## try-zinc
==> flow/design.v (excerpt) <==
module fft_4pt #(
    parameter DATA_WIDTH = 16
) (
    input clk,
    input rst_n,
    input data_valid_in,
    input  signed [DATA_WIDTH-1:0] x0_r,
    input  signed [DATA_WIDTH-1:0] x0_i,
    input  signed [DATA_WIDTH-1:0] x1_r,
    input  signed [DATA_WIDTH-1:0] x1_i,
    input  signed [DATA_WIDTH-1:0] x2_r,
    input  signed [DATA_WIDTH-1:0] x2_i,
    input  signed [DATA_WIDTH-1:0] x3_r,
    input  signed [DATA_WIDTH-1:0] x3_i,
    output data_valid_out,
    output signed [DATA_WIDTH+1:0] X0_r,
    output signed [DATA_WIDTH+1:0] X0_i,
    output signed [DATA_WIDTH+1:0] X1_r,
    output signed [DATA_WIDTH+1:0] X1_i,
    output signed [DATA_WIDTH+1:0] X2_r,
    output signed [DATA_WIDTH+1:0] X2_i,
    output signed [DATA_WIDTH+1:0] X3_r,
    output signed [DATA_WIDTH+1:0] X3_i
);
    localparam S1_WIDTH = DATA_WIDTH + 1;
    localparam S2_WIDTH = DATA_WIDTH + 2;
    reg signed [DATA_WIDTH-1:0] x0_r_reg, x0_i_reg;
    reg signed [DATA_WIDTH-1:0] x2_r_reg, x2_i_reg;
    reg signed [DATA_WIDTH-1:0] x1_r_reg, x1_i_reg;
    reg signed [DATA_WIDTH-1:0] x3_r_reg, x3_i_reg;
    reg valid_s0;
    always @(posedge clk or negedge rst_n) begin
        if (!rst_n) begin
            x0_r_reg <= 0; x0_i_reg <= 0;
            x2_r_reg <= 0; x2_i_reg <= 0;
            x1_r_reg <= 0; x1_i_reg <= 0;
            x3_r_reg <= 0; x3_i_reg <= 0;
            valid_s0 <= 1'b0;
        end else begin
            x0_r_reg <= x0_r; x0_i_reg <= x0_i;
            x2_r_reg <= x2_r; x2_i_reg <= x2_i;
            x1_r_reg <= x1_r; x1_i_reg <= x1_i;
            x3_r_reg <= x3_r; x3_i_reg <= x3_i;
            valid_s0 <= data_valid_in;
        end
    end
  ...
Size: about 3300 cells after synthesis, about 400 flip-flops, roughly 280 I/O pins.
export LEC_CHECK = 0
export ABC_AREA = 1
export CAP_MARGIN = 35
export CELL_PAD_IN_SITES_DETAIL_PLACEMENT = 2
export CORE_MARGIN = 9
export CORE_UTILIZATION = 55
export GPL_TIMING_DRIVEN = 0
export MAX_ROUTING_LAYER = met4
export MIN_ROUTING_LAYER = met1
export PLACE_DENSITY_LB_ADDON = 0.27
export SETUP_SLACK_MARGIN = 0.54
export SLEW_MARGIN = 15
create_clock -name core_clock -period 4.87 [get_ports {clk}]
run.sh (not shown) runs the stock make flow with config.mk's settings and CLKGATE_MAP_FILE=.
What ended try-zinc was a tool error in 3_5_place_dp; the run never finished.
Input-level comparison between try-garnet and try-zinc:
- MIN_ROUTING_LAYER no longer set, was met1
- CORE_MARGIN now 2, was 9
- PLACE_DENSITY_LB_ADDON no longer set, was 0.27
- ABC_AREA no longer set, was 1
- SLEW_MARGIN now 20, was 15
- GPL_TIMING_DRIVEN no longer set, was 0
- SETUP_SLACK_MARGIN now 0.41, was 0.54
- CORE_UTILIZATION now 66, was 55
- MAX_ROUTING_LAYER no longer set, was met4
- CELL_PAD_IN_SITES_DETAIL_PLACEMENT no longer set, was 2
- CAP_MARGIN now 20, was 35
- the clock period (ns, I/O delays scaled along) now 1.57, was 4.87
Findings:
- Seen in the log of try-garnet: DPL-0038 during 4_1_cts, after which the run never completed.
- Changes observed in try-garnet relative to try-zinc: post-synth tally of flip-flops with integrated enable level; cell area after technology mapping moved down; number of cell instances after yosys synthesis moved down.
Changes in try-yarrow relative to try-garnet:
- MIN_ROUTING_LAYER: unset -> met1
- MAX_ROUTING_LAYER: unset -> met4
- SETUP_SLACK_MARGIN: 0.41 -> unset
- GPL_TIMING_DRIVEN: unset -> 1
- CELL_PAD_IN_SITES_DETAIL_PLACEMENT: unset -> 0
- ABC_AREA: unset -> 1
- the clock period (ns, I/O delays scaled along): 1.57 -> 2.31
Results
- Row count for try-yarrow: 3 up relative to try-garnet
- [try-yarrow] aoi/oai-family share of the synthesized area fell 9.2 points relative to try-garnet
- In try-yarrow, the combined area of all synthesized cells came out 8.9% above the value in try-garnet.
- Relative to try-garnet, fraction of the mapped netlist area in simple logic gates increased by 13 points in try-yarrow.
- The run showing the smaller share of the synthesized netlist area taken by xor and xnor gates is try-yarrow.
- [try-yarrow] final estimated routing congestion in global placement rose 0.037 relative to try-garnet
- The flow did not stop early for try-yarrow: all stages ran, and the layout cleared the timing, design-rule and antenna checks.
- Number of distinct standard cells referenced by the synthesized netlist down about 60% in try-yarrow wrt try-garnet
- Lower synthesized cell count goes to try-garnet over try-yarrow.
Input changes introduced in try-fjord (baseline for comparison: try-yarrow):
- putting CTS_CLUSTER_SIZE at 35 where nothing was set
- putting SETUP_SLACK_MARGIN at 1.11 where nothing was set
- swapping 1 for 0 in ABC_AREA
- swapping 66 for 68 in CORE_UTILIZATION
- swapping 2.31 for 4.86 in the clock period (ns, I/O delays scaled along)
[summary]
- Effective utilization at floorplan (lower): try-yarrow
- try-fjord: net count after synthesis lower than try-yarrow
- try-fjord vs. try-yarrow: area overhead of the layout relative to synthesis up 1.1 points, instance count along the most critical hold path down 1.
- Post-DP HPWL on try-fjord is ahead of try-yarrow.
- Looking at worst hold slack, try-fjord sits 48 ps higher than try-yarrow does.
- Compared to try-yarrow, try-fjord shows a wider setup margin.
- Global-route wire length before repair of try-fjord falls short of that of try-yarrow by more than 10%.
- Of try-fjord and try-yarrow, it is try-fjord that has the lower net switching share of the total power.
diff inputs: try-fjord => try-onyx
- removing CTS_CLUSTER_SIZE (formerly 35)
- changing CORE_UTILIZATION from 68 to 66
- removing CELL_PAD_IN_SITES_DETAIL_PLACEMENT (formerly 0)
- removing SETUP_SLACK_MARGIN (formerly 1.11)
- removing MAX_ROUTING_LAYER (formerly met4)
- removing MIN_ROUTING_LAYER (formerly met1)
- removing GPL_TIMING_DRIVEN (formerly 1)
- removing ABC_AREA (formerly 0)
- changing the clock period (ns, I/O delays scaled along) from 4.86 to 2.39
Findings:
The flow completed for try-onyx, but it is not clean: the layout still shows negative setup slack.
Compared with try-fjord, in try-onyx area fraction in full adders, half adders and majority gates essentially unchanged; slack of the worst reg-to-reg path fell by 2170 ps; ratio of routed vias to standard cells has increased; via count of the routed design now larger.
Total antenna diodes in the routed design in try-onyx vs try-fjord: up 1
Summary of try-onyx over try-fjord: final non-filler cell area shows an increase of about 10%, total routing usage reported by global routing shows no meaningful change, setup slack shows a reduction of 2170 ps, total power shows an increase of 120%.
Note that the multi-input logic area recorded for try-fjord amounts to 0.911 times the value seen in try-onyx.
Run comparison: try-onyx class of the tightest hold or removal check primary input to register; try-fjord class of the tightest hold or removal check register to register
The inputs of try-pepper differ from those of try-onyx as listed below.
- setting CTS_CLUSTER_SIZE to 35 for the first time
- setting SETUP_SLACK_MARGIN to 0.78 for the first time
- changing CORE_UTILIZATION from 66 to 70
- changing the clock period (ns, I/O delays scaled along) from 2.39 to 3.0
## What came out
- In the summary table, try-pepper is marked failed, with error GRT-0232 raised in 5_1_grt.
- In try-onyx the implementation completed, yet the final layout does not meet the checks, the culprit being negative setup slack.
- Horizontal die dimension delta for try-pepper relative to try-onyx: 5.5 um lower
- On half-perimeter wire length after detailed placement, try-onyx loses to try-pepper.
- Total setup buffers inserted after CTS up 79 in try-pepper wrt try-onyx

---

harbor:
Starting RTL as in the previous note.
export LEC_CHECK = 0
export ABC_AREA = 1
export CAP_MARGIN = 20
export CORE_ASPECT_RATIO = 0.5
export CORE_MARGIN = 2
export CORE_UTILIZATION = 72
export CTS_CLUSTER_DIAMETER = 372
export CTS_CLUSTER_SIZE = 99
export HOLD_SLACK_MARGIN = 0.27
export MAX_ROUTING_LAYER = met4
export PLACE_DENSITY = 0.41
export SETUP_SLACK_MARGIN = 0.31
export SLEW_MARGIN = 20
export TNS_END_PERCENT = 10
create_clock -name core_clock -period 1.34 [get_ports {clk}]
harbor: it failed with a tool error in clock tree synthesis, so there are no final results.
Input-level comparison between violet and harbor:
# harbor
export LEC_CHECK = 0
export ABC_AREA = 1
export CAP_MARGIN = 20
export CORE_ASPECT_RATIO = 0.5
export CORE_MARGIN = 2
export CORE_UTILIZATION = 72
export CTS_CLUSTER_DIAMETER = 372
export CTS_CLUSTER_SIZE = 99
export HOLD_SLACK_MARGIN = 0.27
export MAX_ROUTING_LAYER = met4
export PLACE_DENSITY = 0.41
export SETUP_SLACK_MARGIN = 0.31
export SLEW_MARGIN = 20
export TNS_END_PERCENT = 10
create_clock -name core_clock -period 1.34 [get_ports {clk}]
# violet
export LEC_CHECK = 0
export CAP_MARGIN = 20
export CORE_MARGIN = 2
export CORE_UTILIZATION = 66
export SETUP_SLACK_MARGIN = 0.43
export SLEW_MARGIN = 20
create_clock -name core_clock -period 3.0 [get_ports {clk}]
Notes after the runs:
Taking harbor as the reference, in violet number of standard-cell rows in the floorplan moved up; area after synthesis moved down.
Core area, violet and harbor, higher one = violet.
Taking harbor as the reference point, the AND-OR/OR-AND share of the synthesized area of violet rises by 9.2 points.
Per the comparison of violet with harbor, setup slack after placement went up by 0.90 ns; die height went up by 40%.
violet finished all stages; the layout is clean.

---

## run A
Starting RTL as in the previous note.
clock: 0.569 ns
lec_check: 0
abc_area: 1
cap_margin: 40
core_margin: 2
core_utilization: 72
cts_cluster_diameter: 29
cts_cluster_size: 15
place_density_lb_addon: 0.06
setup_slack_margin: 0.17
slew_margin: 20
Run A terminated abnormally: clock tree synthesis reported DPL-0038.
Modified inputs, run B compared to run A
==> flow/config.mk <==
export PLATFORM = sky130hd
export DESIGN_NAME = fft_4pt
export DESIGN_NICKNAME = fft_4pt
export VERILOG_FILES = /design/flow/design.v
export SDC_FILE = /design/flow/constraint.sdc
export NUM_CORES = 4
export LEC_CHECK = 0
export CAP_MARGIN = 20
export CORE_MARGIN = 2
export CORE_UTILIZATION = 40
export SLEW_MARGIN = 20
==> flow/constraint.sdc <==
create_clock -name core_clock -period 3.0 [get_ports {clk}]
set_input_delay 0.6000 -clock core_clock [delete_from_list [all_inputs] [get_ports {clk}]]
set_output_delay 0.6000 -clock core_clock [all_outputs]
set_load 0.01 [all_outputs]
## What came out
The flow did not stop early for run B: all stages ran, and the layout cleared the timing, design-rule and antenna checks.
In run B relative to run A, half-perimeter wire length of the detailed placement result had gone down by more than a quarter.
Run B gives less area after synthesis than run A did.
Synthesized area divided by synthesized cell count (lower): run A
Compared with run A, run B shows a placement-stage cell area that is 20% lower.
Looking at fraction of the mapped netlist area in adder cells, run B sits 1.3 points higher than run A does.
Diff run A and run B: post-placement setup slack higher in run B
Run B vs. run A: area of the die climbed 0.024 mm2; synthesized cell count decreased about 28%; effective utilization at floorplan dropped 32 points.
Setup changes, run B to run C
diff --git a/flow/config.mk b/flow/config.mk
--- a/flow/config.mk
+++ b/flow/config.mk
@@ -10 +10 @@
-export CORE_UTILIZATION = 40
+export CORE_UTILIZATION = 34
==> flow/constraint.sdc <==
create_clock -name core_clock -period 2.83 [get_ports {clk}]
set_input_delay 0.5660 -clock core_clock [delete_from_list [all_inputs] [get_ports {clk}]]
set_output_delay 0.5660 -clock core_clock [all_outputs]
set_load 0.01 [all_outputs]
Notes after the runs:
- Both conditions hold for run C: the flow ran to the end and the final layout passed the timing, design-rule and antenna checks.
- Run C ends up with lower data required time of the critical path than run B does.
- Per the comparison of run C with run B, final routed wirelength across all metal layers picked up an extra about 5%, post-layout minimum cycle time lost 0.084 ns, count of clock-buffer cells in the layout lost about 10%.
- Going from run B to run C, the critical path depth was found to have gone down by 1.
- Comparing run C and run B, overall power is higher on run C.
- Between run C and run B, non-clock buffer count is lower for run B, run C comes in above that.
- Measured against each other, run C and run B differ in share of the clock period used by the worst path after layout, the lower figure coming from run B.
- Between run B and run C, total placed cells including tap cells increased.
What run D does differently from run C at the input level:
diff --git a/flow/config.mk b/flow/config.mk
--- a/flow/config.mk
+++ b/flow/config.mk
@@ -7,0 +8 @@
+export ABC_AREA = 1
@@ -10 +11,3 @@
-export CORE_UTILIZATION = 34
+export CORE_UTILIZATION = 71
+export PLACE_DENSITY_LB_ADDON = 0.06
+export SETUP_SLACK_MARGIN = 0.17
==> flow/constraint.sdc <==
create_clock -name core_clock -period 0.569 [get_ports {clk}]
set_input_delay 0.1138 -clock core_clock [delete_from_list [all_inputs] [get_ports {clk}]]
set_output_delay 0.1138 -clock core_clock [all_outputs]
set_load 0.01 [all_outputs]
## What came out
In the summary table, run D is marked failed, with error DPL-0038 raised in clock tree synthesis. Post-synthesis simple-gate area fraction came out higher on run D than on run C. In the metrics for run D and run C, the one carrying the lower area of the mapped netlist is run C. Looking at placeable core region across run D and run C, the one that comes out lower is run D. For post-synthesis chip area from yosys, dividing the value from run C by the value from run D gives 0.918. From run C to run D the numbers moved as follows: floorplan row count went down by 27, synthesized instance count went up by about 40%, post-synth net total went up by 910, detailed-placement wirelength estimate went up by about 60%. Compared to run C, run D was floorplanned on a smaller die.
Relative to run D, the following input files were edited for run E:
diff --git a/flow/config.mk b/flow/config.mk
--- a/flow/config.mk
+++ b/flow/config.mk
@@ -8 +7,0 @@
-export ABC_AREA = 1
@@ -11,4 +10,3 @@
-export CORE_UTILIZATION = 71
-export PLACE_DENSITY_LB_ADDON = 0.06
-export SETUP_SLACK_MARGIN = 0.17
-export SLEW_MARGIN = 20
+export CORE_UTILIZATION = 40
+export PLACE_DENSITY_LB_ADDON = 0.15
+export SLEW_MARGIN = 35
==> flow/constraint.sdc <==
create_clock -name core_clock -period 3.0 [get_ports {clk}]
set_input_delay 0.6000 -clock core_clock [delete_from_list [all_inputs] [get_ports {clk}]]
set_output_delay 0.6000 -clock core_clock [all_outputs]
set_load 0.01 [all_outputs]
[summary]
The log for run D ends in clock tree synthesis with error DPL-0038, so the run never completed.
Run E finished end to end and its layout was clean on timing, DRC and antenna.
Run E vs. run D: yosys cell count decreased by about 28% relative to the old numbers; synthesized cell count decreased by 910 relative to the old numbers; y dimension of the die increased by about 27% relative to the old numbers; area after synthesis decreased by 8.2% relative to the old numbers; die size increased by 61% relative to the old numbers.
diff inputs: run E => run F
diff --git a/flow/config.mk b/flow/config.mk
--- a/flow/config.mk
+++ b/flow/config.mk
@@ -7,0 +8 @@
+export ABC_AREA = 1
@@ -10,3 +11,4 @@
-export CORE_UTILIZATION = 40
-export PLACE_DENSITY_LB_ADDON = 0.15
-export SLEW_MARGIN = 35
+export CORE_UTILIZATION = 62
+export CTS_CLUSTER_DIAMETER = 372
+export SETUP_SLACK_MARGIN = 0.13
+export SLEW_MARGIN = 20
==> flow/constraint.sdc <==
create_clock -name core_clock -period 1.34 [get_ports {clk}]
set_input_delay 0.2680 -clock core_clock [delete_from_list [all_inputs] [get_ports {clk}]]
set_output_delay 0.2680 -clock core_clock [all_outputs]
set_load 0.01 [all_outputs]
## What came out
- The run showing the smaller area after synthesis is run E.
- Relative to run E, the post-synthesis cell count from yosys measured on run F has increased by more than a quarter.
- Flow for run F halted at clock tree synthesis, error code DPL-0033.
- Row synthesized cell count: run F higher / run E lower
- Run F against run E: chip area from the yosys synthesis statistics shows an increase of 8.9%, I/O pin count roughly the same, number of distinct library cells after synthesis shrank by 54.
- The area of the die of run F falls short of that of run E by 29%.
- Run F reports a lower number of placement rows than run E does.
- Run F against run E: net count after synthesis went up, mean instance size in the synthesized netlist went down about 21%.
Power and IR drop assume default switching activity.
